Setup of exp/harbor:
## CPU
module CPU(
    input               clk         ,
    input               rstn        ,
    input               rf_dcp_rd   ,
    input [4:0]         rf_addr     ,
    output reg [31:0]   rf_out      ,
    output [7:0]        imem_addr   ,
    input [31:0]        imem_rdata  ,
    output [7:0]        dmem_addr   ,
    output [31:0]       dmem_wdata  ,
    output              dmem_we     ,
    input [31:0]        dmem_rdata  ,
    output              stop
    );
Size: ~7300 cells after synthesis, roughly 1500 flip-flops, ~150 I/O pins.
clock: 7.05 ns
lec_check: 0
cap_margin: 20
core_margin: 2
core_utilization: 57
setup_slack_margin: 1.68
slew_margin: 20
run.sh (not shown) runs the stock make flow with config.mk's settings and CLKGATE_MAP_FILE=.
No crash in exp/harbor: every stage finished, but the layout fails its final checks due to setup timing.
> inputs changed (exp/harbor -> exp/indigo)
# exp/harbor
export LEC_CHECK = 0
export CAP_MARGIN = 20
export CORE_MARGIN = 2
export CORE_UTILIZATION = 57
export SETUP_SLACK_MARGIN = 1.68
export SLEW_MARGIN = 20
create_clock -name core_clock -period 7.05 [get_ports {clk}]
# exp/indigo
export LEC_CHECK = 0
export CAP_MARGIN = 20
export CORE_MARGIN = 2
export CORE_UTILIZATION = 63
export SETUP_SLACK_MARGIN = 1.77
export SLEW_MARGIN = 20
create_clock -name core_clock -period 6.41 [get_ports {clk}]
### Flow results
No final results exist for exp/indigo, since it was stopped by error ODB-0269 during global routing (5_1_grt). Comparing exp/harbor against exp/indigo, there is no change at all in post-synthesis register bit count. exp/indigo ends up with a pre-placement core utilization that is 6.2 points higher than in exp/harbor. Post-synthesis cell count from yosys: exp/harbor vs exp/indigo identical. In the floorplan summary, exp/indigo is listed with a die area less than that of exp/harbor. Compared to exp/harbor, exp/indigo has number of placement rows 7 lower. From exp/harbor to exp/indigo the numbers moved as follows: half-perimeter wire length after detailed placement increased by 7800 um relative to the old numbers, die width fell 4.8%. In the reports for exp/harbor and exp/indigo, the smaller final RePlAce weighted congestion belongs to exp/harbor. Total placed cells including tap cells shrinks slightly when moving from exp/harbor to exp/indigo.
> inputs changed (exp/indigo -> exp/sierra)
# exp/indigo
export LEC_CHECK = 0
export CAP_MARGIN = 20
export CORE_MARGIN = 2
export CORE_UTILIZATION = 63
export SETUP_SLACK_MARGIN = 1.77
export SLEW_MARGIN = 20
create_clock -name core_clock -period 6.41 [get_ports {clk}]
# exp/sierra
export LEC_CHECK = 0
export CAP_MARGIN = 20
export CORE_MARGIN = 2
export CORE_UTILIZATION = 40
export SLEW_MARGIN = 20
create_clock -name core_clock -period 10.5 [get_ports {clk}]
Results
As far as adder and majority gate portion of the synthesized area goes, exp/indigo and exp/sierra are indistinguishable; the numbers are identical. Reported for exp/sierra and exp/indigo, combined area of all synthesized cells turned out identical to the last digit. Core area is higher on exp/sierra. exp/sierra finished every step from synthesis to the final layout, and the layout passed the timing, DRC and antenna checks. As far as post-synthesis cell type count goes, exp/indigo and exp/sierra are indistinguishable; the numbers are identical. Summary of exp/sierra over exp/indigo: number of gates resized after cts dropped 203; placed cell area dropped 3200 um2.

CPU again, from the RTL that the note above started with.
==> flow/config.mk <==
export PLATFORM = sky130hd
export DESIGN_NAME = CPU
export DESIGN_NICKNAME = CPU
export VERILOG_FILES = /design/flow/design.v
export SDC_FILE = /design/flow/constraint.sdc
export NUM_CORES = 4
export LEC_CHECK = 0
export CAP_MARGIN = 20
export CORE_MARGIN = 2
export CORE_UTILIZATION = 72
export CTS_CLUSTER_DIAMETER = 360
export CTS_CLUSTER_SIZE = 17
export MAX_ROUTING_LAYER = met4
export PLACE_DENSITY_LB_ADDON = 0.25
export SLEW_MARGIN = 20
export TNS_END_PERCENT = 20
==> flow/constraint.sdc <==
create_clock -name core_clock -period 6.76 [get_ports {clk}]
set_input_delay 1.3520 -clock core_clock [delete_from_list [all_inputs] [get_ports {clk}]]
set_output_delay 1.3520 -clock core_clock [all_outputs]
set_load 0.01 [all_outputs]
The first run died in global routing (5_1_grt).
Then changed:
- CORE_UTILIZATION: 72 -> 62
- CTS_CLUSTER_DIAMETER: 360 -> not set
- CTS_CLUSTER_SIZE: 17 -> 98
- MAX_ROUTING_LAYER: met4 -> not set
- PLACE_DENSITY_LB_ADDON: 0.25 -> not set
- TNS_END_PERCENT: 20 -> not set
- clock period: 6.76 -> 5.73 ns (I/O delays scaled with it)
The new run finished with negative setup slack left; die size is higher by about a fifth; synthesized area does not change; synthesized cell count does not change.
Then changed:
- CORE_UTILIZATION: 62 -> 61
- CTS_CLUSTER_SIZE: 98 -> 14
- clock period: 5.73 -> 6.52 ns (I/O delays scaled with it)
The new run finished but fails on negative setup slack.
Clock skew fell by 0.020 ns.
Via count increases by 0.41%.
Worst setup slack improved by 0.90 ns.
Area after synthesis does not change.
Register-to-register slack is better by 0.90 ns.
Sequential share of layout area came out higher by 1.1 points.
Cell count is lower by 1.9%.
Total power is lower by 13%.
Die size rose by 1.6%.
Hold slack barely changes.
Cell area falls by 2.5%.
Then changed:
- CTS_CLUSTER_SIZE: 14 -> not set
- clock period: 6.52 -> 8.28 ns (I/O delays scaled with it)
=> Now the flow finished with timing, DRC and antenna clean. Worst setup slack gains 1.4 ns. Die area does not change. Maximum frequency shrinks by 4.6%. Non-clock buffer count shrinks by 410. Sequential share of layout area grows by 2.4 points. Via count shrinks by 9.6%. Area after synthesis does not change. Clock-buffer cell count grows by 5.
Power figures rest on the tool's default switching activity, not on a simulated workload.
